before:
// CED
module  CED(
  input  clk,
  input  rst,
  input  enable,
  output reg ird,
  input  [7:0] idata,	
  output reg [13:0] iaddr,
  output reg cwr_mag_0,
  output reg [12:0] cdata_mag_wr0,
  output reg crd_mag_0,
  input  [12:0] cdata_mag_rd0,
  output reg [13:0] caddr_mag_0,
  output reg cwr_ang_0,
  output reg [12:0] cdata_ang_wr0,
  output reg crd_ang_0,
  input  [12:0] cdata_ang_rd0,
  output reg [13:0] caddr_ang_0,
  output reg cwr1,
  output reg [12:0] cdata_wr1,
  output reg crd1,
  input  [12:0] cdata_rd1,
  output reg [13:0] caddr_1,
  output reg cwr2,
  output reg [12:0] cdata_wr2,
  output reg [13:0] caddr_2,
  output done
);
Size in the first run: about 2400 cells after synthesis, about 390 flip-flops, ~180 I/O pins, about 23000 µm² of cells after synthesis.
clock: 4.09 ns
lec_check: 0
cap_margin: 10
cell_pad_in_sites_detail_placement: 0
cell_pad_in_sites_global_placement: 0
core_margin: 2
core_utilization: 72
cts_cluster_diameter: 358
gpl_routability_driven: 0
gpl_timing_driven: 1
max_routing_layer: met5
min_routing_layer: met1
place_density: 0.65
slew_margin: 20
tns_end_percent: 10
run.sh (not shown) runs the stock make flow with config.mk's settings and CLKGATE_MAP_FILE=.
before completed end to end; final checks failed (negative setup slack).
What after does differently from before at the input level:
Settings: PLACE_DENSITY: 0.65 -> 0.41; CTS_CLUSTER_DIAMETER: 358 -> 176; SETUP_SLACK_MARGIN: unset -> 0.82; ABC_AREA: unset -> 1; CTS_CLUSTER_SIZE: unset -> 91; the clock period (ns, I/O delays scaled along): 4.09 -> 2.75.
Results
- As the logs show, after stopped at 5_1_grt after a tool error, so it never reached the end of the flow.
- Of before and after, the higher depth of the CTS H-tree belongs to before.
- after against before; cell count after synthesis is up by more than a quarter.
- Taking before as the reference, in after chip area in the Yosys report went up by 5.6%, total die size climbed 1800 µm².
- Compared to before, after has share of synthesized area occupied by flip-flops and latches 2.3 points lower.

Starting RTL as in the previous note.
export LEC_CHECK = 0
export ABC_AREA = 1
export CAP_MARGIN = 0
export CORE_ASPECT_RATIO = 1.74
export CORE_MARGIN = 2
export CORE_UTILIZATION = 40
export CTS_CLUSTER_SIZE = 51
export GPL_ROUTABILITY_DRIVEN = 0
export MAX_ROUTING_LAYER = met4
export PLACE_DENSITY_LB_ADDON = 0.1
export SETUP_SLACK_MARGIN = 0.66
export SLEW_MARGIN = 30
create_clock -name core_clock -period 5.0 [get_ports {clk}]
The baseline finished clean.
Then changed:
Settings changed: ABC_AREA 1 to default, CORE_ASPECT_RATIO 1.74 to default, CORE_UTILIZATION 40 to 72, CTS_CLUSTER_SIZE 51 to default, GPL_ROUTABILITY_DRIVEN 0 to default, MAX_ROUTING_LAYER met4 to default, PLACE_DENSITY_LB_ADDON 0.1 to default, SETUP_SLACK_MARGIN 0.66 to default, SLEW_MARGIN 30 to 20.
Clock period 5.0 ns to 4.14 ns, I/O delays scaled along.
Now the flow ran to the end with violations: setup timing.
Clock power came out higher by about 23%.
Worst setup slack is worse by 1.9 ns.
Die area falls by 47%.
Final cell count falls by about 23%.
Critical path depth climbs by 7.
Wire length came out higher by about 24%.
Synthesized area decreases by 5.3%.
Power rises by about 25%.
Then changed:
Settings changed: CAP_MARGIN 0 to 20, CORE_UTILIZATION 72 to 29.
Clock period 4.14 ns to 7.5 ns, I/O delays scaled along.
With this change the flow went through all stages and came out clean.
Non-clock buffer count is lower by 125.
Routed wire length is lower by a quarter to a third.
Synthesized area is unchanged.
Via count is lower by about a fifth.
Critical path depth is lower by 11.
Synthesized cell count is unchanged.
Design area is lower by a few percent.
Cell count is higher by about a fifth.
Sequential share of layout area is higher by 0.80 points.
Register-to-register slack improved by 3.2 ns.

Starting RTL as in the previous note.
==> flow/config.mk <==
export PLATFORM = sky130hd
export DESIGN_NAME = CED
export DESIGN_NICKNAME = CED
export VERILOG_FILES = /design/flow/design.v
export SDC_FILE = /design/flow/constraint.sdc
export NUM_CORES = 4
export LEC_CHECK = 0
export CAP_MARGIN = 20
export CORE_MARGIN = 2
export CORE_UTILIZATION = 72
export CTS_CLUSTER_DIAMETER = 228
export CTS_CLUSTER_SIZE = 36
export SETUP_SLACK_MARGIN = 0.2
export SLEW_MARGIN = 20
==> flow/constraint.sdc <==
create_clock -name core_clock -period 3.37 [get_ports {clk}]
set_input_delay 0.6740 -clock core_clock [delete_from_list [all_inputs] [get_ports {clk}]]
set_output_delay 0.6740 -clock core_clock [all_outputs]
set_load 0.01 [all_outputs]
The baseline failed in global routing (5_1_grt), error DPL-0038.
Rerun with:
--- a/flow/config.mk
+++ b/flow/config.mk
@@ -11,3 +11 @@
-export CTS_CLUSTER_DIAMETER = 228
-export CTS_CLUSTER_SIZE = 36
-export SETUP_SLACK_MARGIN = 0.2
+export PLACE_DENSITY = 0.65
@@ -14,0 +13 @@
+export TNS_END_PERCENT = 80
==> flow/constraint.sdc (replaced) <==
create_clock -name core_clock -period 4.1 [get_ports {clk}]
set_input_delay 0.8200 -clock core_clock [delete_from_list [all_inputs] [get_ports {clk}]]
set_output_delay 0.8200 -clock core_clock [all_outputs]
set_load 0.01 [all_outputs]
The changed run produced a layout that fails on setup timing.
Area after synthesis stays the same.
Synthesized cell count is unchanged.
Die area stays the same.
Rerun with:
--- a/flow/config.mk
+++ b/flow/config.mk
@@ -10,2 +10 @@
-export CORE_UTILIZATION = 72
-export PLACE_DENSITY = 0.65
+export CORE_UTILIZATION = 29
@@ -13 +11,0 @@
-export TNS_END_PERCENT = 80
==> flow/constraint.sdc (replaced) <==
create_clock -name core_clock -period 4.76 [get_ports {clk}]
set_input_delay 0.9520 -clock core_clock [delete_from_list [all_inputs] [get_ports {clk}]]
set_output_delay 0.9520 -clock core_clock [all_outputs]
set_load 0.01 [all_outputs]
=>
- Now the flow produced a clean layout
- worst setup slack gets better by 1100 ps
- first-iteration DRC count fell by 66%
- total power fell by 9.2%
- cell area fell by 1.1%
- utilization fell by 55 points
- global-route usage fell by 26 points
- routed wire length fell by 27%
- sequential share of layout area rose by 0.41 points
- die area rose by 140%
- via count fell by 19%
- synthesized area is unchanged
Rerun with:
--- a/flow/config.mk
+++ b/flow/config.mk
@@ -10 +10,2 @@
-export CORE_UTILIZATION = 29
+export CORE_UTILIZATION = 68
+export CTS_CLUSTER_SIZE = 36
==> flow/constraint.sdc (replaced) <==
create_clock -name core_clock -period 3.37 [get_ports {clk}]
set_input_delay 0.6740 -clock core_clock [delete_from_list [all_inputs] [get_ports {clk}]]
set_output_delay 0.6740 -clock core_clock [all_outputs]
set_load 0.01 [all_outputs]
After rerunning: The changed run finished but failed the layout checks on setup timing; synthesized area does not change; wire length goes up by 62%; total power increases by 39%; worst setup slack got worse by 2500 ps; clock-buffer cell count decreases by 11; global-route usage came out higher by 30 points; critical path depth rises by 5; worst hold slack improved by 11 ps.
Rerun with:
--- a/flow/config.mk
+++ b/flow/config.mk
@@ -10 +10,2 @@
-export CORE_UTILIZATION = 68
+export CORE_UTILIZATION = 71
+export CTS_CLUSTER_DIAMETER = 231
@@ -11,0 +13 @@
+export SETUP_SLACK_MARGIN = 0.19
Now the flow failed in global routing (5_1_grt).
Area after synthesis does not change.
Die area goes down by 4.1%.
Synthesized cell count does not change.
Rerun with:
--- a/flow/config.mk
+++ b/flow/config.mk
@@ -8,0 +9 @@
+export CELL_PAD_IN_SITES_DETAIL_PLACEMENT = 2
@@ -10,4 +11 @@
-export CORE_UTILIZATION = 71
-export CTS_CLUSTER_DIAMETER = 231
-export CTS_CLUSTER_SIZE = 36
-export SETUP_SLACK_MARGIN = 0.19
+export CORE_UTILIZATION = 40
==> flow/constraint.sdc (replaced) <==
create_clock -name core_clock -period 2.89 [get_ports {clk}]
set_input_delay 0.5780 -clock core_clock [delete_from_list [all_inputs] [get_ports {clk}]]
set_output_delay 0.5780 -clock core_clock [all_outputs]
set_load 0.01 [all_outputs]
Outcome: The changed run never finished: it broke off in clock tree synthesis (4_1_cts), error DPL-0033. Synthesized cell count is unchanged. Area after synthesis stays the same. Die area grows by 76%.

v43:
CED again, from the RTL that the note above started with.
clock: 4.09 ns
lec_check: 0
cap_margin: 10
cell_pad_in_sites_detail_placement: 0
cell_pad_in_sites_global_placement: 1
core_margin: 2
core_utilization: 57
gpl_routability_driven: 0
gpl_timing_driven: 1
max_routing_layer: met5
min_routing_layer: met1
place_density_lb_addon: 0.22
slew_margin: 20
tns_end_percent: 10
v43 completed end to end; final checks failed (setup timing).
Here is what was changed in the inputs of v46 compared with v43.
--- a/flow/config.mk
+++ b/flow/config.mk
@@ -8,12 +8,14 @@
 export CAP_MARGIN = 10
 export CELL_PAD_IN_SITES_DETAIL_PLACEMENT = 0
-export CELL_PAD_IN_SITES_GLOBAL_PLACEMENT = 1
+export CELL_PAD_IN_SITES_GLOBAL_PLACEMENT = 0
 export CORE_MARGIN = 2
-export CORE_UTILIZATION = 57
+export CORE_UTILIZATION = 71
+export CTS_CLUSTER_SIZE = 37
 export GPL_ROUTABILITY_DRIVEN = 0
 export GPL_TIMING_DRIVEN = 1
 export MAX_ROUTING_LAYER = met5
 export MIN_ROUTING_LAYER = met1
-export PLACE_DENSITY_LB_ADDON = 0.22
+export PLACE_DENSITY = 0.65
+export SETUP_SLACK_MARGIN = 0.61
 export SLEW_MARGIN = 20
 export TNS_END_PERCENT = 10
==> flow/constraint.sdc <==
create_clock -name core_clock -period 3.13 [get_ports {clk}]
set_input_delay 0.6260 -clock core_clock [delete_from_list [all_inputs] [get_ports {clk}]]
set_output_delay 0.6260 -clock core_clock [all_outputs]
set_load 0.01 [all_outputs]
## What came out
The log for v46 ends in 5_1_grt with error GRT-0232, so the run never completed. When v46 is set beside v43, its buffers inserted during post-CTS setup optimization turns out to be 27 larger. v46 ended with less setup slack at placement than v43. v46 — placement-stage cell area 1600 µm² higher, v43 as reference. v43 → v46: maximum clock path buffer count about even, horizontal die dimension fell by 10%. When v46 is measured against v43, its pre-placement core utilization turns out 14 points higher. When the final numbers for v43 and v46 were put side by side, the cell row count turned out to be smaller in v46.
For v4, these inputs were changed with respect to v46:
--- a/flow/config.mk
+++ b/flow/config.mk
@@ -8,14 +8,13 @@
 export CAP_MARGIN = 10
 export CELL_PAD_IN_SITES_DETAIL_PLACEMENT = 0
-export CELL_PAD_IN_SITES_GLOBAL_PLACEMENT = 0
+export CELL_PAD_IN_SITES_GLOBAL_PLACEMENT = 1
 export CORE_MARGIN = 2
-export CORE_UTILIZATION = 71
-export CTS_CLUSTER_SIZE = 37
+export CORE_UTILIZATION = 58
 export GPL_ROUTABILITY_DRIVEN = 0
 export GPL_TIMING_DRIVEN = 1
 export MAX_ROUTING_LAYER = met5
 export MIN_ROUTING_LAYER = met1
-export PLACE_DENSITY = 0.65
-export SETUP_SLACK_MARGIN = 0.61
+export PLACE_DENSITY_LB_ADDON = 0.22
+export SETUP_SLACK_MARGIN = 0.6
 export SLEW_MARGIN = 20
 export TNS_END_PERCENT = 10
==> flow/constraint.sdc <==
create_clock -name core_clock -period 4.09 [get_ports {clk}]
set_input_delay 0.8180 -clock core_clock [delete_from_list [all_inputs] [get_ports {clk}]]
set_output_delay 0.8180 -clock core_clock [all_outputs]
set_load 0.01 [all_outputs]
Findings:
v4: complete, dirty (setup timing)
Between v4 and v46, the sequential share of the synthesized area does not differ in any meaningful way.
In the reports for v4 and v46, the smaller instance area at placement belongs to v4.
From v46 to v4 the numbers moved as follows: number of setup buffers added after CTS decreased 13, floorplan-stage core utilization decreased 13 points.
#### Input delta (v41 over v4)
--- a/flow/config.mk
+++ b/flow/config.mk
@@ -8,5 +8,5 @@
 export CAP_MARGIN = 10
 export CELL_PAD_IN_SITES_DETAIL_PLACEMENT = 0
-export CELL_PAD_IN_SITES_GLOBAL_PLACEMENT = 1
+export CELL_PAD_IN_SITES_GLOBAL_PLACEMENT = 3
 export CORE_MARGIN = 2
 export CORE_UTILIZATION = 58
@@ -16,5 +16,5 @@
 export MIN_ROUTING_LAYER = met1
 export PLACE_DENSITY_LB_ADDON = 0.22
-export SETUP_SLACK_MARGIN = 0.6
+export SETUP_SLACK_MARGIN = 1.5
 export SLEW_MARGIN = 20
 export TNS_END_PERCENT = 10
==> flow/constraint.sdc <==
create_clock -name core_clock -period 6.26 [get_ports {clk}]
set_input_delay 1.2520 -clock core_clock [delete_from_list [all_inputs] [get_ports {clk}]]
set_output_delay 1.2520 -clock core_clock [all_outputs]
set_load 0.01 [all_outputs]
==> comparison <==
v41 did not finish; the tool stopped in 3_1_place_gp_skip_io with error FLW-0024.
Diff v4 -> v41: width of the die closely matched the old numbers, area of the synthesized netlist per yosys stat closely matched the old numbers, fraction of registers with async set/reset closely matched the old numbers.
[inputs] v44 vs v41
==> flow/config.mk <==
export PLATFORM = sky130hd
export DESIGN_NAME = CED
export DESIGN_NICKNAME = CED
export VERILOG_FILES = /design/flow/design.v
export SDC_FILE = /design/flow/constraint.sdc
export NUM_CORES = 4
export LEC_CHECK = 0
export CAP_MARGIN = 20
export CORE_MARGIN = 2
export CORE_UTILIZATION = 40
export SLEW_MARGIN = 20
==> flow/constraint.sdc <==
create_clock -name core_clock -period 5.0 [get_ports {clk}]
set_input_delay 1.0000 -clock core_clock [delete_from_list [all_inputs] [get_ports {clk}]]
set_output_delay 1.0000 -clock core_clock [all_outputs]
set_load 0.01 [all_outputs]
--- outcome ---
In summary, v44 completed successfully, with a layout that passed the timing, design-rule and antenna checks.
Between v44 and v41, the number of enable flip-flop cells figures differ only marginally.
Die extent in y ended up 40 µm higher on v44 than on v41.
Distinct cell type count after synthesis came out exactly the same in v44 and v41.
Going from v41 to v44, the horizontal die size was found to have gone up by about 20%.
From v41 to v44 the numbers moved as follows: row count increased by about 20% relative to the old numbers; summed standard-cell area reported by yosys closely matched the old numbers; chip area increased by about 44% relative to the old numbers; synthesized area divided by synthesized cell count closely matched the old numbers; core outline area increased by about 44% relative to the old numbers.
### v44 -> v50
--- a/flow/config.mk
+++ b/flow/config.mk
@@ -8,4 +8,4 @@
 export CAP_MARGIN = 20
 export CORE_MARGIN = 2
-export CORE_UTILIZATION = 40
+export CORE_UTILIZATION = 66
 export SLEW_MARGIN = 20
==> flow/constraint.sdc <==
create_clock -name core_clock -period 4.14 [get_ports {clk}]
set_input_delay 0.8280 -clock core_clock [delete_from_list [all_inputs] [get_ports {clk}]]
set_output_delay 0.8280 -clock core_clock [all_outputs]
set_load 0.01 [all_outputs]
Results
- v44 went all the way through the flow, and no timing, DRC or antenna check failed.
- Although v50 finished all stages, its layout failed final checks on setup timing.
- The standard cells in v50 occupy more silicon area than those in v44 do.
- Delta (v50 minus v44): routed wire length moved up, post-route core utilization moved up.
- Between v50 and v44, the difference in share of cell area taken by muxes after synthesis is negligible.
- The number of nets in the layout of v50 exceeds that of v44 by 4.7%.
- For number of multi-input combinational cells, v44 and v50 come out practically identical.
- Going from v44 to v50, met3 track utilization from global routing now larger; final cell count has decreased; post-route clock period utilization rose 10 points; fraction of power consumed by combinational cells went up by 0.6 points.

== build 29 ==
CED again, from the RTL that the note above started with.
make LEC_CHECK=0 CAP_MARGIN=10 CELL_PAD_IN_SITES_DETAIL_PLACEMENT=0 CELL_PAD_IN_SITES_GLOBAL_PLACEMENT=0 CORE_MARGIN=2 CORE_UTILIZATION=72 GPL_ROUTABILITY_DRIVEN=0 GPL_TIMING_DRIVEN=1 MAX_ROUTING_LAYER=met5 MIN_ROUTING_LAYER=met1 PLACE_DENSITY_LB_ADDON=0.22 SETUP_SLACK_MARGIN=-0.31 SLEW_MARGIN=20 TNS_END_PERCENT=10 finish   # period 4.09 ns
Build 29: complete, dirty (setup timing)
For build 59, these inputs were changed with respect to build 29:
diff --git a/flow/config.mk b/flow/config.mk
--- a/flow/config.mk
+++ b/flow/config.mk
@@ -11,10 +11,10 @@
 export CORE_MARGIN = 2
 export CORE_UTILIZATION = 72
+export CTS_CLUSTER_DIAMETER = 96
 export GPL_ROUTABILITY_DRIVEN = 0
 export GPL_TIMING_DRIVEN = 1
 export MAX_ROUTING_LAYER = met5
 export MIN_ROUTING_LAYER = met1
-export PLACE_DENSITY_LB_ADDON = 0.22
-export SETUP_SLACK_MARGIN = -0.31
+export PLACE_DENSITY = 0.65
 export SLEW_MARGIN = 20
-export TNS_END_PERCENT = 10
+export TNS_END_PERCENT = 75
## What came out
The flow completed for build 59, but it is not clean: the layout still shows setup timing. On buffer share of cell area: build 59 sits above build 29. Changes observed in build 59 relative to build 29: minimum clock period now larger; number of vias in the routed layout now larger; total power density per cell area comparable; sum of met3 wire segment lengths after detailed routing now larger; maximum clock frequency now smaller. Compared with build 29, build 59 ends up with a larger final cell area. Post-detailed-routing wire length went up by a little under 10% going from build 29 to build 59. Build 59: cell depth of the worst setup path 2 above build 29. Build 59 vs. build 29: slack of the critical path went down by 210 ps.
Input-level comparison between build 89 and build 59:
==> flow/config.mk <==
export PLATFORM = sky130hd
export DESIGN_NAME = CED
export DESIGN_NICKNAME = CED
export VERILOG_FILES = /design/flow/design.v
export SDC_FILE = /design/flow/constraint.sdc
export NUM_CORES = 4
export LEC_CHECK = 0
export CAP_MARGIN = 10
export CELL_PAD_IN_SITES_DETAIL_PLACEMENT = 0
export CELL_PAD_IN_SITES_GLOBAL_PLACEMENT = 3
export CORE_MARGIN = 2
export CORE_UTILIZATION = 22
export GPL_ROUTABILITY_DRIVEN = 0
export GPL_TIMING_DRIVEN = 1
export MAX_ROUTING_LAYER = met5
export MIN_ROUTING_LAYER = met2
export PLACE_DENSITY_LB_ADDON = 0.22
export SLEW_MARGIN = 20
export TNS_END_PERCENT = 10
==> flow/constraint.sdc <==
create_clock -name core_clock -period 6.26 [get_ports {clk}]
set_input_delay 1.2520 -clock core_clock [delete_from_list [all_inputs] [get_ports {clk}]]
set_output_delay 1.2520 -clock core_clock [all_outputs]
set_load 0.01 [all_outputs]
Notes after the runs:
Build 89 ended with every stage complete and zero timing, DRC or antenna violations.
Going from build 59 to build 89, combinational cell power dropped about 44%, post-CTS setup repair buffer count -18.
On floorplan-stage core utilization, the higher figure sits with build 59, not build 89.
Design area delta for build 89 relative to build 59: about 1% lower
For build 59, the layer with the highest usage after global routing was met2, unlike build 89, where it was met3.
Build 89 gives less logic share of the area than build 59 did.
### build 89 -> build 26
==> flow/config.mk <==
export PLATFORM = sky130hd
export DESIGN_NAME = CED
export DESIGN_NICKNAME = CED
export VERILOG_FILES = /design/flow/design.v
export SDC_FILE = /design/flow/constraint.sdc
export NUM_CORES = 4
export LEC_CHECK = 0
export CAP_MARGIN = 20
export CORE_MARGIN = 2
export CORE_UTILIZATION = 40
export SLEW_MARGIN = 20
==> flow/constraint.sdc <==
create_clock -name core_clock -period 4.76 [get_ports {clk}]
set_input_delay 0.9520 -clock core_clock [delete_from_list [all_inputs] [get_ports {clk}]]
set_output_delay 0.9520 -clock core_clock [all_outputs]
set_load 0.01 [all_outputs]
==> results <==
Note that the floorplan die area recorded for build 89 amounts to 1.8 times the value seen in build 26.
Tightest hold margin: build 89 vs build 26 — no meaningful difference
Looking at internal power, build 26 sits 17% higher than build 89 does.
Higher global-route usage was reported by build 89, not build 26.
Against build 89, the final cell area of build 26 is lower.
Utilization build 89 -> build 26: up
Build 26 ended up with a higher clock-buffer cell count than build 89 did.
No activity file was given, so power comes from the tool's default toggle rates.
